Design i16_biquad, start of the top module:
module i16_biquad(
    input CLK, RST,
    input unsigned [15:0] A,
    output signed [15:0] B,
    input signed [15:0] b_0,
    input signed [15:0] b_1,
    input signed [15:0] b_2,
    input signed [15:0] a_1,
    input signed [15:0] a_2
);
Size in the first run: roughly 110 I/O pins.
Settings: LEC_CHECK=0, ABC_AREA=1, CAP_MARGIN=20, CORE_ASPECT_RATIO=0.5, CORE_MARGIN=2, CORE_UTILIZATION=72, CTS_CLUSTER_DIAMETER=242, CTS_CLUSTER_SIZE=99, PLACE_DENSITY=0.41, SLEW_MARGIN=20, TNS_END_PERCENT=10; clock period 9.14 ns.
run.sh (not shown) runs the stock make flow with config.mk's settings and CLKGATE_MAP_FILE=.
The starting point finished but fails on setup timing.
Edit:
- ABC_AREA: 1 -> unset
- CORE_ASPECT_RATIO: 0.5 -> unset
- CORE_UTILIZATION: 72 -> 28
- CTS_CLUSTER_DIAMETER: 242 -> unset
- CTS_CLUSTER_SIZE: 99 -> unset
- PLACE_DENSITY: 0.41 -> unset
- TNS_END_PERCENT: 10 -> unset
- clock period: 9.14 -> 17.1 ns (I/O delays scaled with it)
What happened: The changed run finished clean. Clock skew goes down by 0.013 ns. Via count goes down by a quarter to a third. Cell area goes down by roughly a tenth. Worst hold slack is worse by 0.27 ns. Core utilization goes down by 57 points.
Edit:
- CORE_UTILIZATION: 28 -> 65
- MAX_ROUTING_LAYER: unset -> met4
- clock period: 17.1 -> 13.6 ns (I/O delays scaled with it)
Outcome: The changed run finished but fails on setup timing; cell count fell by 12%; hold slack improves by 0.089 ns; routed wire length fell by 7.2%; worst setup slack degrades by 1.6 ns; final area rose by 7.2%; critical path depth rose by 3; synthesized area does not change; global-route usage rose by 20 points; via count rose by 4.1%; first-iteration DRC count rose by 6.6%.
Edit:
- CORE_UTILIZATION: 65 -> 40
- MAX_ROUTING_LAYER: met4 -> unset
- clock period: 13.6 -> 16.0 ns (I/O delays scaled with it)
Result:
- This time the run produced a clean layout
- register-to-register slack gains 2.2 ns
- via count falls by 2.1%
- design area went down by 2.7%
Edit:
- CORE_UTILIZATION: 40 -> 72
- CTS_CLUSTER_DIAMETER: unset -> 27
- CTS_CLUSTER_SIZE: unset -> 25
- PLACE_DENSITY_LB_ADDON: unset -> 0.25
Outcome:
- The new run ran to the end with no violations
- synthesized area does not change
- via count went up by a few percent
- design area went down by a few percent
- critical path depth is lower by 3
- count of clock-buffer cells in the layout came out higher by 1
- core utilization is higher by 34 points
- non-clock buffer count shrinks by 167
- wire length went down by a few percent
- synthesized cell count is unchanged
- global-route usage goes up by 15 points
- clock skew falls by 0.0099 ns
Edit:
- ABC_AREA: unset -> 1
- CAP_MARGIN: 20 -> 40
- CORE_UTILIZATION: 72 -> 40
- CTS_CLUSTER_DIAMETER: 27 -> 227
- CTS_CLUSTER_SIZE: 25 -> 100
- PLACE_DENSITY_LB_ADDON: 0.25 -> 0.3
- SETUP_SLACK_MARGIN: unset -> -1.46
- SLEW_MARGIN: 20 -> 10
- TNS_END_PERCENT: unset -> 35
Effect: Final cell count grows by 22%. Core utilization falls by 36 points. Wire length came out higher by 21%. Design area went up by 1.3%. Non-clock buffer count decreases by 37. Fmax goes up by 0.59%.

========
i16_biquad again, from the RTL that the note above started with.
Settings: LEC_CHECK=0, ABC_AREA=1, CAP_MARGIN=0, CORE_MARGIN=2, CORE_UTILIZATION=72, CTS_CLUSTER_DIAMETER=373, CTS_CLUSTER_SIZE=100, SETUP_SLACK_MARGIN=-0.58, SLEW_MARGIN=20, TNS_END_PERCENT=10; clock period 5.8 ns.
The starting point did not get past global routing (5_1_grt).
Then changed:
Settings changed: ABC_AREA 1 to unset, CAP_MARGIN 0 to 20, CORE_UTILIZATION 72 to 40, CTS_CLUSTER_DIAMETER 373 to unset, CTS_CLUSTER_SIZE 100 to unset, SETUP_SLACK_MARGIN -0.58 to unset, TNS_END_PERCENT 10 to unset.
Clock period 5.8 ns to 15.8 ns, I/O delays scaled along.
After rerunning: Now the flow produced a clean layout; area after synthesis falls by 1.8%; die size increases by 76%; synthesized cell count went down by 12%.
Then changed:
Settings changed: CORE_UTILIZATION 40 to 65, CTS_CLUSTER_DIAMETER set to 27.
Clock period 15.8 ns to 16.0 ns, I/O delays scaled along.
First-iteration DRC count is higher by about 12%.
Synthesized area is unchanged.
Then changed:
Settings changed: CORE_UTILIZATION 65 to 72, CTS_CLUSTER_SIZE set to 25, PLACE_DENSITY_LB_ADDON set to 0.27.
The changed run produced a clean layout.
Synthesized area stays the same.
Sequential share of layout area stays flat.
Synthesized cell count is unchanged.
Final area shrinks by 3.0%.
Via count grows by 0.42%.
Flip-flop count does not change.
Die area shrinks by about 10%.
First-iteration DRC count grows by 24%.

========
Starting RTL as in the previous note.
Design i16_biquad, start of the top module:
module i16_biquad(
    input CLK, RST,
    input unsigned [15:0] A,
    output signed [15:0] B,
    input signed [15:0] b_0,
    input signed [15:0] b_1,
    input signed [15:0] b_2,
    input signed [15:0] a_1,
    input signed [15:0] a_2
);
make LEC_CHECK=0 ABC_AREA=0 CAP_MARGIN=5 CORE_ASPECT_RATIO=0.94 CORE_MARGIN=7 CORE_UTILIZATION=40 CTS_CLUSTER_DIAMETER=317 CTS_CLUSTER_SIZE=98 GPL_ROUTABILITY_DRIVEN=1 GPL_TIMING_DRIVEN=1 HOLD_SLACK_MARGIN=0.26 PLACE_DENSITY=0.8 SETUP_SLACK_MARGIN=-1.58 SLEW_MARGIN=20 TNS_END_PERCENT=5 finish   # period 23.7 ns
Next try:
==> flow/config.mk (replaced) <==
export PLATFORM = sky130hd
export DESIGN_NAME = i16_biquad
export DESIGN_NICKNAME = i16_biquad
export VERILOG_FILES = /design/flow/design.v
export SDC_FILE = /design/flow/constraint.sdc
export NUM_CORES = 4
export LEC_CHECK = 0
export CAP_MARGIN = 20
export CORE_ASPECT_RATIO = 0.94
export CORE_MARGIN = 7
export CORE_UTILIZATION = 56
export CTS_CLUSTER_DIAMETER = 317
export CTS_CLUSTER_SIZE = 98
export GPL_ROUTABILITY_DRIVEN = 1
export GPL_TIMING_DRIVEN = 1
export HOLD_SLACK_MARGIN = 0.26
export PLACE_DENSITY_LB_ADDON = 0.06
export SETUP_SLACK_MARGIN = 0.36
export SLEW_MARGIN = 20
export TNS_END_PERCENT = 5
Final area goes down slightly; non-clock buffer count came out higher by 5; utilization rises by 17 points; worst hold slack is worse by 0.0049 ns; wire length goes down by a few percent; via count fell by a few percent; global-route usage increases by 7.5 points; cell count falls by a little under a tenth; clock skew fell by 0.0069 ns.
Next try:
==> flow/config.mk (replaced) <==
export PLATFORM = sky130hd
export DESIGN_NAME = i16_biquad
export DESIGN_NICKNAME = i16_biquad
export VERILOG_FILES = /design/flow/design.v
export SDC_FILE = /design/flow/constraint.sdc
export NUM_CORES = 4
export LEC_CHECK = 0
export ABC_AREA = 1
export CAP_MARGIN = 20
export CORE_ASPECT_RATIO = 0.94
export CORE_MARGIN = 2
export CORE_UTILIZATION = 72
export CTS_CLUSTER_SIZE = 76
export GPL_ROUTABILITY_DRIVEN = 1
export GPL_TIMING_DRIVEN = 1
export HOLD_SLACK_MARGIN = 0.26
export PLACE_DENSITY = 0.66
export SETUP_SLACK_MARGIN = 0.36
export SLEW_MARGIN = 20
export TNS_END_PERCENT = 80
==> flow/constraint.sdc (replaced) <==
create_clock -name core_clock -period 11.1 [get_ports {CLK}]
set_input_delay 2.2200 -clock core_clock [delete_from_list [all_inputs] [get_ports {CLK}]]
set_output_delay 2.2200 -clock core_clock [all_outputs]
set_load 0.01 [all_outputs]
Effect: This time the run finished with setup timing left. Sequential share of layout area fell by 0.50 points. Register-to-register slack gets worse by 11 ns. Clock skew is higher by 0.019 ns. Clock-buffer cell count does not change. Setup slack loses 8.0 ns. Area after synthesis grows slightly. Worst hold slack loses 0.053 ns.
Next try:
==> flow/config.mk (replaced) <==
export PLATFORM = sky130hd
export DESIGN_NAME = i16_biquad
export DESIGN_NICKNAME = i16_biquad
export VERILOG_FILES = /design/flow/design.v
export SDC_FILE = /design/flow/constraint.sdc
export NUM_CORES = 4
export LEC_CHECK = 0
export CAP_MARGIN = 20
export CORE_MARGIN = 2
export CORE_UTILIZATION = 72
export CTS_CLUSTER_DIAMETER = 366
export PLACE_DENSITY = 0.42
export SLEW_MARGIN = 20
export TNS_END_PERCENT = 10
==> flow/constraint.sdc (replaced) <==
create_clock -name core_clock -period 9.36 [get_ports {CLK}]
set_input_delay 1.8720 -clock core_clock [delete_from_list [all_inputs] [get_ports {CLK}]]
set_output_delay 1.8720 -clock core_clock [all_outputs]
set_load 0.01 [all_outputs]
The new run produced a layout that fails on setup timing.
Cell count drops by about 11%.
Worst setup slack degrades by 1.3 ns.
Area after synthesis drops by about 1.8%.
Utilization drops by 3.7 points.
Count of clock-buffer cells in the layout climbs by 2.
Global-route usage drops by 13 points.
Cell area drops by 6.1%.
Register-to-register slack degrades by 1.9 ns.
Via count drops by about 20%.
Synthesized cell count drops by 12%.
Next try:
--- a/flow/config.mk
+++ b/flow/config.mk
@@ -8,7 +8,4 @@
 export CAP_MARGIN = 20
 export CORE_MARGIN = 2
-export CORE_UTILIZATION = 72
-export CTS_CLUSTER_DIAMETER = 366
-export PLACE_DENSITY = 0.42
+export CORE_UTILIZATION = 31
 export SLEW_MARGIN = 20
-export TNS_END_PERCENT = 10
==> flow/constraint.sdc (replaced) <==
create_clock -name core_clock -period 15.8 [get_ports {CLK}]
set_input_delay 3.1600 -clock core_clock [delete_from_list [all_inputs] [get_ports {CLK}]]
set_output_delay 3.1600 -clock core_clock [all_outputs]
set_load 0.01 [all_outputs]
Result: The new run finished clean; synthesized cell count is unchanged; cell area falls slightly; non-clock buffer count decreases by 179; die size went up by well over a third; wire length increases by a few percent; worst setup slack is better by 4.9 ns; synthesized area does not change; clock-buffer cell count rises by 1.

========
Setup of build 53:
Starting RTL as in the previous note.
Settings: LEC_CHECK=0, CAP_MARGIN=15, CELL_PAD_IN_SITES_GLOBAL_PLACEMENT=2, CORE_ASPECT_RATIO=0.79, CORE_MARGIN=8, CORE_UTILIZATION=40, CTS_CLUSTER_SIZE=30, GPL_ROUTABILITY_DRIVEN=0, PLACE_DENSITY_LB_ADDON=0.28, SETUP_SLACK_MARGIN=0.71, SLEW_MARGIN=20; clock period 11.0 ns.
To summarise build 53: no stage aborted, but the layout did not pass its checks, failing on setup timing.
Input changes introduced in build 15 (baseline for comparison: build 53):
- SETUP_SLACK_MARGIN: 0.71 -> unset
- PLACE_DENSITY: unset -> 0.64
- CELL_PAD_IN_SITES_GLOBAL_PLACEMENT: 2 -> unset
- MAX_ROUTING_LAYER: unset -> met4
- PLACE_DENSITY_LB_ADDON: 0.28 -> unset
- GPL_ROUTABILITY_DRIVEN: 0 -> unset
- CTS_CLUSTER_SIZE: 30 -> 33
- CORE_MARGIN: 8 -> 2
- CORE_UTILIZATION: 40 -> 72
- CAP_MARGIN: 15 -> 20
- CORE_ASPECT_RATIO: 0.79 -> unset
- the clock period (ns, I/O delays scaled along): 11.0 -> 13.6
--- outcome ---
Build 15 finished every stage; the final checks, however, were not passed, the failures being setup timing. On post-synthesis to final-layout area growth: build 15 sits below build 53. Build 15 ends up with lower cell area than build 53 does. Compared to build 53, build 15 shows a wider setup margin. Build 15 vs build 53: initial core utilization up in build 15. Diff build 15..build 53 | hold slack | negligible. Number of tap cells inserted (build 53 / build 15): 1.8. Relative to build 53, the actual transition at the worst max-transition pin of build 15 is higher by 110 ps. Chip area for build 15 is lower than for build 53. | utilization | higher: build 15 |. Compared with build 53, cell count in build 15 decreased by more than 10%.
Input-level comparison between build 67 and build 15:
- changing PLACE_DENSITY from 0.64 to 0.36
- changing CTS_CLUSTER_SIZE from 33 to 43
- setting CORE_ASPECT_RATIO to 0.5 for the first time
- setting SETUP_SLACK_MARGIN to 3.38 for the first time
- setting TNS_END_PERCENT to 40 for the first time
- removing MAX_ROUTING_LAYER (formerly met4)
### Flow results
Build 67 finished all stages; layout check result: FAIL, due to setup timing. The clock latency of the later-clocked register in the worst-skew pair was comparable across build 15 and build 67. Build 67 vs. build 15: total wire length went up, area growth from synthesis to layout went up, total die area did not really move.

========
Setup of juniper:
i16_biquad again, from the RTL that the note above started with.
==> flow/config.mk <==
export PLATFORM = sky130hd
export DESIGN_NAME = i16_biquad
export DESIGN_NICKNAME = i16_biquad
export VERILOG_FILES = /design/flow/design.v
export SDC_FILE = /design/flow/constraint.sdc
export NUM_CORES = 4
export LEC_CHECK = 0
export ABC_AREA = 1
export CAP_MARGIN = 20
export CORE_MARGIN = 2
export CORE_UTILIZATION = 72
export CTS_CLUSTER_DIAMETER = 242
export CTS_CLUSTER_SIZE = 99
export PLACE_DENSITY = 0.41
export SETUP_SLACK_MARGIN = 2.66
export SLEW_MARGIN = 20
export TNS_END_PERCENT = 10
==> flow/constraint.sdc <==
create_clock -name core_clock -period 9.14 [get_ports {CLK}]
set_input_delay 1.8280 -clock core_clock [delete_from_list [all_inputs] [get_ports {CLK}]]
set_output_delay 1.8280 -clock core_clock [all_outputs]
set_load 0.01 [all_outputs]
To summarise juniper: no stage aborted, but the layout did not pass its checks, failing on setup timing.
Input-level comparison between amber and juniper:
- an added PLACE_DENSITY_LB_ADDON of 0.2
- a deleted CTS_CLUSTER_SIZE that had been 99
- a deleted TNS_END_PERCENT that had been 10
- a deleted ABC_AREA that had been 1
- a deleted CTS_CLUSTER_DIAMETER that had been 242
- an added CORE_ASPECT_RATIO of 0.5
- a deleted PLACE_DENSITY that had been 0.41
- a deleted SETUP_SLACK_MARGIN that had been 2.66
- a change of the clock period (ns, I/O delays scaled along) from 9.14 to 13.6
==> results <==
- | amber | all stages done | FAIL | setup timing |
- amber: number of clock buffers in the layout 2 above juniper
- [amber] relative area of non-clock buffer cells in the final design fell 1.7 points relative to juniper
- amber vs juniper on amount of wire on met3 after detailed routing: amber is the lower one.
- Number of violations of the max-capacitance limit came out exactly the same in amber and juniper.
- Diff juniper..amber | fraction of the yosys area taken by sequential cells | negligible
Setup changes, amber to lagoon
- PLACE_DENSITY_LB_ADDON: 0.2 -> unset
- CORE_UTILIZATION: 72 -> 66
- CORE_ASPECT_RATIO: 0.5 -> unset
### Flow results
lagoon -> stages 100% | layout checks FAIL | setup timing. [compare] base=amber new=lagoon: critical path depth lost 2, biggest cell delay along the critical path picked up an extra 0.08 ns, share of the clock period used by the worst path after layout lost 1.5 points. Against amber, lagoon reports a total global routing track utilization that is lower.
#### Input delta (quartz over lagoon)
- TNS_END_PERCENT now 35, previously not set
- CORE_UTILIZATION now 59, was 66
- CTS_CLUSTER_SIZE now 97, previously not set
- PLACE_DENSITY now 0.38, previously not set
- the clock period (ns, I/O delays scaled along) now 12.5, was 13.6
Notes after the runs:
Ran to the end and failed final checks on setup timing: quartz. Compared with lagoon, in quartz final-layout fill cell count went up 1771, via count has decreased, area growth from synthesis to layout lower. Wire length across quartz and lagoon: no real change. Lower routed wire length per instance goes to quartz over lagoon. Against lagoon, quartz reports a global-route usage that is lower. Against lagoon, quartz reports a non-filler instance count after layout that is higher. Compare quartz and lagoon | first-pass GRT wire length lower: lagoon. Summary — highest fanout seen on the critical path, quartz relative to lagoon: lower, by 4. Relative to lagoon, the worst setup slack of quartz is lower by 0.92 ns.
What harbor does differently from quartz at the input level:
- CTS_CLUSTER_DIAMETER now 27, previously not set
- PLACE_DENSITY no longer set, was 0.38
- PLACE_DENSITY_LB_ADDON now 0.27, previously not set
- CTS_CLUSTER_SIZE no longer set, was 97
- CORE_UTILIZATION now 72, was 59
- TNS_END_PERCENT now 5, was 35
- the clock period (ns, I/O delays scaled along) now 16.0, was 12.5
## What came out
harbor | stages: all done | timing, DRC, antenna: all pass. Compared with quartz, harbor shows sequential share of layout area higher by 0.19 points. | setup slack | lower: quartz |. The clock latency on the worst-skew pair was comparable across harbor and quartz. harbor ended with more total of clock buffers placed in the layout than quartz. Final cell count without fillers in harbor is about 7% below quartz. In the reports for harbor and quartz, the smaller number of fillers in the final layout belongs to harbor. Number of vias after detailed routing | harbor above quartz. Density: harbor denser than quartz.
Inputs modified between harbor and xenon:
- CTS_CLUSTER_SIZE newly set to 100
- CTS_CLUSTER_DIAMETER changed from 27 to 227
- PLACE_DENSITY_LB_ADDON changed from 0.27 to 0.3
- TNS_END_PERCENT changed from 5 to 35
- ABC_AREA newly set to 1
- SETUP_SLACK_MARGIN newly set to -1.44
- SLEW_MARGIN changed from 20 to 10
- CORE_UTILIZATION changed from 72 to 40
- CORE_ASPECT_RATIO newly set to 0.5
==> comparison <==
- Summary: with harbor as the reference, summed instance area of the synthesized netlist in xenon moved up slightly.
- Post-synthesis cell count, xenon vs harbor: up by more than 10%
- More vias were needed by xenon than by harbor.
- xenon reports its first element of the critical path as b_0[1] while harbor reports A[11].
- Row number of well-tap cells placed: xenon higher / harbor lower
